red:
// updateNeuron
module updateNeuron
(
	input						clk				,
	input						rst_n			,
	input						i_run			,
	input						i_init			,
	input						i_s_lern		,
	input						i_s_infr		,
	input signed 	[24:0]  	exc_current		,
	input signed 	[24:0]  	inh_current		,
	output 						o_s_init		,
	output						o_spike			,
	output						o_valid			,
	output			[4:0]		o_neuron_idx	,
	output			[49:0]		d_c				,
	output			[4:0]		addr_c			,
	output						ce_c			,
	output						we_c			,
	input			[49:0]		q_c				,
	output			[54:0]		d_m				,
	output			[4:0]		addr_m			,
	output						ce_m			,
	output						we_m			,
	input			[54:0]		q_m
);
wire 					s_idle					;
wire 					s_init					;
wire 					s_read					;
wire 					s_calc					;
wire 					s_wrte					;
wire 					s_done					;
reg 			[3:0] 	fsm						;
reg 			[2:0] 	c_state					;
reg 			[2:0] 	n_state					;
reg 			[4:0] 	neuron_idx				;
reg signed 		[24:0] 	exc_cur_buf				;
reg signed 		[24:0] 	inh_cur_buf				;
wire signed 	[24:0] 	c_ge					;
wire signed 	[24:0] 	c_gi					;
wire signed 	[24:0] 	c_vm					;
wire signed 	[24:0] 	c_vt					;
wire 					c_ref_check				;
wire 			[3:0] 	c_ref_count				;
wire signed 	[24:0] 	e_rest = 25'd5242880	;		 
  ...
Size: about 290 I/O pins, roughly 56,000 um2 of cells after synthesis.
Settings: LEC_CHECK=0, CAP_MARGIN=0, CORE_ASPECT_RATIO=0.56, CORE_MARGIN=5, CORE_UTILIZATION=15, CTS_CLUSTER_DIAMETER=283, GPL_ROUTABILITY_DRIVEN=1, GPL_TIMING_DRIVEN=1, PLACE_DENSITY_LB_ADDON=0.25, SETUP_SLACK_MARGIN=-0.01, SLEW_MARGIN=0, TNS_END_PERCENT=70; clock period 7.72 ns.
run.sh (not shown) runs the stock make flow with config.mk's settings and CLKGATE_MAP_FILE=.
red: PASS, flow complete, no timing, DRC or antenna violations
Changes in blue relative to red:
==> flow/config.mk <==
export PLATFORM = sky130hd
export DESIGN_NAME = updateNeuron
export DESIGN_NICKNAME = updateNeuron
export VERILOG_FILES = /design/flow/design.v
export SDC_FILE = /design/flow/constraint.sdc
export NUM_CORES = 4
export LEC_CHECK = 0
export CAP_MARGIN = 20
export CORE_MARGIN = 2
export CORE_UTILIZATION = 62
export PLACE_DENSITY = 0.37
export SLEW_MARGIN = 20
==> flow/constraint.sdc <==
create_clock -name core_clock -period 7.01 [get_ports {clk}]
set_input_delay 1.4020 -clock core_clock [delete_from_list [all_inputs] [get_ports {clk}]]
set_output_delay 1.4020 -clock core_clock [all_outputs]
set_load 0.01 [all_outputs]
Notes after the runs:
- blue has completed all stages; timing, DRC and antenna checks passed.
- Taking red as the reference, in blue number of diodes added for antenna fixing shows a reduction of 27; clock power down 14%; design area now smaller; core utilization before placement +48 points; non-clock buffer count fell 2.1%.
- blue: sequential share of layout area 1.9 points above red
- blue packs its core tighter than red.
- The total of fill cells in the finished design in blue is 0.17 times that in red.
- met2 track demand over resource in global routing is higher on blue
Changes in green relative to blue:
--- a/flow/config.mk
+++ b/flow/config.mk
@@ -9,4 +9,4 @@
 export CORE_MARGIN = 2
-export CORE_UTILIZATION = 62
-export PLACE_DENSITY = 0.37
+export CORE_UTILIZATION = 72
+export PLACE_DENSITY_LB_ADDON = 0.0
 export SLEW_MARGIN = 20
==> flow/constraint.sdc <==
create_clock -name core_clock -period 3.86 [get_ports {clk}]
set_input_delay 0.7720 -clock core_clock [delete_from_list [all_inputs] [get_ports {clk}]]
set_output_delay 0.7720 -clock core_clock [all_outputs]
set_load 0.01 [all_outputs]
--- outcome ---
Against blue, green reports a area after detailed placement that is higher. Delta (green minus blue): die extent in y down 22 um; estimated wirelength of the detail-placed design up about 12%; chip width down about 7%. Area after synthesis: blue vs green identical. green did not finish; the tool stopped in global routing with error GRT-0232. Going from blue to green, minimum setup slack after placement dropped 2.65 ns; number of H-tree levels grew by 1; die size down 13,000 um2.
Modified inputs, orange compared to green
--- a/flow/config.mk
+++ b/flow/config.mk
@@ -7,6 +7,6 @@
 export LEC_CHECK = 0
-export CAP_MARGIN = 20
+export CAP_MARGIN = 40
 export CORE_MARGIN = 2
-export CORE_UTILIZATION = 72
-export PLACE_DENSITY_LB_ADDON = 0.0
+export CORE_UTILIZATION = 68
+export SETUP_SLACK_MARGIN = -0.21
 export SLEW_MARGIN = 20
==> flow/constraint.sdc <==
create_clock -name core_clock -period 6.72 [get_ports {clk}]
set_input_delay 1.3440 -clock core_clock [delete_from_list [all_inputs] [get_ports {clk}]]
set_output_delay 1.3440 -clock core_clock [all_outputs]
set_load 0.01 [all_outputs]
## What came out
- Summary of green and orange: one run falls short of a clean finish, namely green.
- FAIL green @ global routing: tool exited with error
- Placement row count, orange vs green: up by a few percent
- Taking green as the reference, in orange area of the chip shows an increase of about 6%, core area increased 6.0%, area share of and-or/or-and cells after synthesis comparable.

========
## v34
updateNeuron again, from the RTL that the note above started with.
Settings: LEC_CHECK=0, CAP_MARGIN=30, CORE_ASPECT_RATIO=0.56, CORE_MARGIN=4, CORE_UTILIZATION=57, GPL_ROUTABILITY_DRIVEN=1, GPL_TIMING_DRIVEN=1, SLEW_MARGIN=20; clock period 5.57 ns.
Status v34: flow complete, layout not clean - setup timing
[inputs] v29 vs v34
-- flow/config.mk --
<<< v34, line 8
export CAP_MARGIN = 30
export CORE_ASPECT_RATIO = 0.56
export CORE_MARGIN = 4
export CORE_UTILIZATION = 57
export GPL_ROUTABILITY_DRIVEN = 1
export GPL_TIMING_DRIVEN = 1
>>> v29, line 8
export CAP_MARGIN = 20
export CORE_MARGIN = 2
export CORE_UTILIZATION = 66
==> flow/constraint.sdc <==
create_clock -name core_clock -period 5.76 [get_ports {clk}]
set_input_delay 1.1520 -clock core_clock [delete_from_list [all_inputs] [get_ports {clk}]]
set_output_delay 1.1520 -clock core_clock [all_outputs]
set_load 0.01 [all_outputs]
[summary]
v29: complete, dirty (setup timing)
Finished, but not clean: v34, with setup timing.
v29 against v34: smallest setup slack after layout went up by 0.41 ns, worst hold slack up 0.015 ns, number of H-tree branching levels climbed 1, total power decreased about 5%, reported leakage power shrank by about 2.3%.
v29 vs. v34: clock network fraction of design power picked up an extra 3.1 points; share of the core filled with cells picked up an extra 8.8 points.
## Diff of input files: v51 against v29
-- flow/config.mk --
<<< v29, line 10
export CORE_UTILIZATION = 66
>>> v51, line 10
export CORE_UTILIZATION = 40
==> flow/constraint.sdc <==
create_clock -name core_clock -period 6.89 [get_ports {clk}]
set_input_delay 1.3780 -clock core_clock [delete_from_list [all_inputs] [get_ports {clk}]]
set_output_delay 1.3780 -clock core_clock [all_outputs]
set_load 0.01 [all_outputs]
[summary]
v29: all stages done; final checks FAILED (setup timing).
v51 completed; timing, DRC and antenna clean
Worst setup slack: v29 and v51 compared, lower one is v29
In v51, the critical path buffer and inverter count came out 1 below the value in v29.
From v29 to v51 the numbers moved as follows: count of inserted antenna diode cells shows a reduction of 2, number of gates resized after CTS shows a reduction of 143, combinational share of cell area shows an increase of 0.70 points.
diff inputs: v51 => v21
-- flow/config.mk --
<<< v51, line 10
export CORE_UTILIZATION = 40
>>> v21, line 10
export CORE_UTILIZATION = 72
export PLACE_DENSITY = 0.37
<<< v51, line 12
>>> v21, line 13
export TNS_END_PERCENT = 10
==> flow/constraint.sdc <==
create_clock -name core_clock -period 5.19 [get_ports {clk}]
set_input_delay 1.0380 -clock core_clock [delete_from_list [all_inputs] [get_ports {clk}]]
set_output_delay 1.0380 -clock core_clock [all_outputs]
set_load 0.01 [all_outputs]
==> results <==
- | clock period minus worst slack | v21 vs v51 | 0.46 ns lower |
- Relative to v51, total power increased by 29% in v21.
- v21 had finished all stages when the layout checks came back failing, citing setup timing.
- v21 vs v51, final cell count went down by 6.2%.

========
updateNeuron again, from the RTL that the note above started with.
export LEC_CHECK = 0
export CAP_MARGIN = 20
export CORE_MARGIN = 2
export CORE_UTILIZATION = 40
export SETUP_SLACK_MARGIN = -0.4
export SLEW_MARGIN = 20
create_clock -name core_clock -period 6.89 [get_ports {clk}]
The first run completed and failed the layout checks on negative setup slack.
Rerun with:
- SETUP_SLACK_MARGIN: -0.4 -> default
- clock period: 6.89 -> 8.99 ns (I/O delays scaled with it)
Outcome: The new run went through all stages and came out clean. Power went down by about a fifth. Fmax shrinks by a few percent. Sequential power went down by a quarter to a third. Via count is lower slightly. Die area is unchanged. Synthesized cell count stays the same. Register-to-register slack improves by 1800 ps. Global-route usage goes down by 0.31 points. Non-clock buffer count falls by 71. Core utilization went down by 0.34 points. Combinational power shrinks by about a fifth.
Rerun with:
- CORE_UTILIZATION: 40 -> 63
- clock period: 8.99 -> 6.89 ns (I/O delays scaled with it)
Result: Clock power goes up by about 11%. Wire length fell by 6.0%. Cell count drops by about 8%. Area after synthesis is unchanged. Setup slack gets worse by 1500 ps. Global-route usage is higher by 12 points. Core utilization rises by 26 points. Combinational power went up by about 26%. First-iteration DRC count rose by 3.6%.
Rerun with:
- ABC_AREA: default -> 1
- CORE_UTILIZATION: 63 -> 72
- CTS_CLUSTER_DIAMETER: default -> 372
- PLACE_DENSITY: default -> 0.37
- TNS_END_PERCENT: default -> 10
- clock period: 6.89 -> 4.29 ns (I/O delays scaled with it)
After rerunning: Now the flow ended with an error in global routing. Die area is lower by 5.2%. Area after synthesis is higher by 8.2%. Synthesized cell count is higher by 36%.

========
updateNeuron again, from the RTL that the note above started with.
Settings: LEC_CHECK=0, ABC_AREA=1, CAP_MARGIN=20, CELL_PAD_IN_SITES_GLOBAL_PLACEMENT=1, CORE_MARGIN=10, CORE_UTILIZATION=51, GPL_TIMING_DRIVEN=0, HOLD_SLACK_MARGIN=-0.04, PLACE_DENSITY=0.9, SETUP_SLACK_MARGIN=-0.01, SLEW_MARGIN=20, TNS_END_PERCENT=5; clock period 5.41 ns.
The starting point finished but failed the layout checks on setup timing.
==> next run, changes <==
Settings changed: ABC_AREA 1 to default, CAP_MARGIN 20 to 5, CELL_PAD_IN_SITES_GLOBAL_PLACEMENT 1 to default, CORE_MARGIN 10 to 2, CORE_UTILIZATION 51 to 72, CTS_CLUSTER_SIZE from default to 40, GPL_TIMING_DRIVEN 0 to default, HOLD_SLACK_MARGIN -0.04 to default, PLACE_DENSITY 0.9 to default, SETUP_SLACK_MARGIN -0.01 to default, TNS_END_PERCENT 5 to default.
Clock period 5.41 ns to 5.76 ns, I/O delays scaled along.
Outcome:
- The new run completed, yet does not pass: setup timing
- final area fell by a few percent
- clock skew fell by 0.011 ns
- fmax fell by roughly a tenth
- synthesized cell count fell by a quarter to a third
- worst setup slack is worse by 0.27 ns
- cell count fell by a quarter to a third
- area after synthesis fell by a little under a tenth
- die size fell by well over a third
- via count fell by roughly a tenth
- wire length fell by about a fifth
- power fell by a quarter to a third
==> next run, changes <==
Settings changed: CAP_MARGIN 5 to 20, CORE_UTILIZATION 72 to 60, CTS_CLUSTER_SIZE 40 to default, SETUP_SLACK_MARGIN from default to 1.39.
Clock period 5.76 ns to 5.28 ns, I/O delays scaled along.
After rerunning: The changed run finished with setup timing left. Synthesized area does not change. Routed wire length came out lower by about 5.4%. Worst setup slack loses 0.12 ns. Worst hold slack got worse by 0.039 ns. Non-clock buffer count is higher by 129. Cell count came out higher by 4.7%. Register-to-register slack got worse by 0.12 ns.

========
Starting RTL as in the previous note.
## updateNeuron
module updateNeuron
(
	input						clk				,
	input						rst_n			,
	input						i_run			,
	input						i_init			,
	input						i_s_lern		,
	input						i_s_infr		,
	input signed 	[24:0]  	exc_current		,
	input signed 	[24:0]  	inh_current		,
	output 						o_s_init		,
	output						o_spike			,
	output						o_valid			,
	output			[4:0]		o_neuron_idx	,
	output			[49:0]		d_c				,
	output			[4:0]		addr_c			,
	output						ce_c			,
	output						we_c			,
	input			[49:0]		q_c				,
	output			[54:0]		d_m				,
	output			[4:0]		addr_m			,
	output						ce_m			,
	output						we_m			,
	input			[54:0]		q_m
);
clock: 6.63 ns
lec_check: 0
cap_margin: 25
cell_pad_in_sites_detail_placement: 1
core_margin: 2
core_utilization: 18
cts_cluster_size: 70
gpl_timing_driven: 0
hold_slack_margin: -0.1
min_routing_layer: met2
setup_slack_margin: 0.72
slew_margin: 15
The first run finished but failed the layout checks on setup timing.
Rerun with:
- CAP_MARGIN: 25 -> 20
- CELL_PAD_IN_SITES_DETAIL_PLACEMENT: 1 -> default
- CORE_UTILIZATION: 18 -> 61
- CTS_CLUSTER_SIZE: 70 -> default
- GPL_TIMING_DRIVEN: 0 -> default
- HOLD_SLACK_MARGIN: -0.1 -> default
- MIN_ROUTING_LAYER: met2 -> default
- SETUP_SLACK_MARGIN: 0.72 -> 1.22
- SLEW_MARGIN: 15 -> 20
- clock period: 6.63 -> 4.8 ns (I/O delays scaled with it)
What happened:
- The new run finished but failed the layout checks on setup timing
- final area shrinks by 1.4%
- worst hold slack degrades by 0.12 ns
- core utilization increases by 54 points
- sequential power rose by 35%
- routed wire length went down by 33%
- via count falls by 28%
- register-to-register slack gets worse by 1.0 ns
- setup slack got worse by 1.0 ns
- total power is higher by 35%
- global-route usage rises by 13 points

========
## run A
updateNeuron again, from the RTL that the note above started with.
export LEC_CHECK = 0
export ABC_AREA = 1
export CAP_MARGIN = 0
export CELL_PAD_IN_SITES_DETAIL_PLACEMENT = 1
export CELL_PAD_IN_SITES_GLOBAL_PLACEMENT = 2
export CORE_MARGIN = 2
export CORE_UTILIZATION = 56
export CTS_CLUSTER_DIAMETER = 335
export GPL_ROUTABILITY_DRIVEN = 1
export GPL_TIMING_DRIVEN = 1
export MAX_ROUTING_LAYER = met4
export SLEW_MARGIN = 20
export TNS_END_PERCENT = 60
create_clock -name core_clock -period 10.6 [get_ports {clk}]
Run A never completed; the flow aborted with a tool error in global placement without I/O.
The following lists how run B was set up differently from run A:
- a deleted GPL_ROUTABILITY_DRIVEN that had been 1
- a deleted CELL_PAD_IN_SITES_DETAIL_PLACEMENT that had been 1
- a deleted CTS_CLUSTER_DIAMETER that had been 335
- a deleted TNS_END_PERCENT that had been 60
- a deleted CELL_PAD_IN_SITES_GLOBAL_PLACEMENT that had been 2
- a change of CORE_UTILIZATION from 56 to 40
- a deleted MAX_ROUTING_LAYER that had been met4
- a change of CORE_MARGIN from 2 to 5
- a change of the clock period (ns, I/O delays scaled along) from 10.6 to 4.63
==> results <==
Although it ran to completion, run B produced a layout that fails the final checks because of negative setup slack.
Run A → run B: post-synth tally of flip-flops with integrated enable held, async set-or-reset flop fraction in the synthesized netlist flat, cell total in the yosys stat output closely matched the old numbers.
Diff run A..run B | chip area estimate from yosys synthesis | unchanged
Diff run B..run A | number of nets at floorplan | unchanged
Going from run A to run B, overall die area grows by 44%.
Per the comparison of run B with run A, die extent in x picked up an extra 66 um, fraction of the core area occupied by cells at floorplan lost 16 points.
Compared to run A, run B has floorplan core area 40% higher.
The inputs of run C differ from those of run B as listed below.
- CORE_MARGIN now 2, was 5
- MAX_ROUTING_LAYER now met4, previously not set
- CTS_CLUSTER_DIAMETER now 335, previously not set
- CORE_UTILIZATION now 56, was 40
- GPL_ROUTABILITY_DRIVEN now 1, previously not set
- TNS_END_PERCENT now 60, previously not set
- the clock period (ns, I/O delays scaled along) now 10.6, was 4.63
--- outcome ---
The higher peak fanout along the critical path came out of run C.
Final hold slack, run B and run C: smaller value in run B
What run B reported for sequential power has to be multiplied by 0.45 to get the figure for run C.
Run B: flow complete, layout not clean; failing: negative setup slack
Run C reached the end of the flow, and the finished layout is clean on the timing, DRC and antenna checks.
The following lists how run D was set up differently from run C:
- GPL_ROUTABILITY_DRIVEN: 1 -> unset
- MAX_ROUTING_LAYER: met4 -> unset
- TNS_END_PERCENT: 60 -> unset
- the clock period (ns, I/O delays scaled along): 10.6 -> 4.63
Notes after the runs:
To summarise run D: no stage aborted, but the layout did not pass its checks, failing on negative setup slack. When run D is set beside run C, its number of diodes turns out to be 2 larger. Number of buffers inserted by hold repair at cts: run D vs run C identical. Compared with run C, run D shows a higher area growth from synthesis to layout. Comparing run D and run C, the lower non-clock buffer count is on run C. Taking run C as the reference, in run D post-route non-filler standard cell count went up about 6%; aggregate negative setup slack went down 33.23 ns; count of buffering cells on the critical path with inverters included went up 2; multi-input combinational area share went down 2.9 points. Highest signal layer in the routed design = met4: run C; highest signal layer in the routed design = met5: run D. Sort run D and run C by via count of the first global-routing pass, ascending, and run C comes first. Total power of run D is higher than that of run C.
Power is estimated from default activity; no workload was simulated.
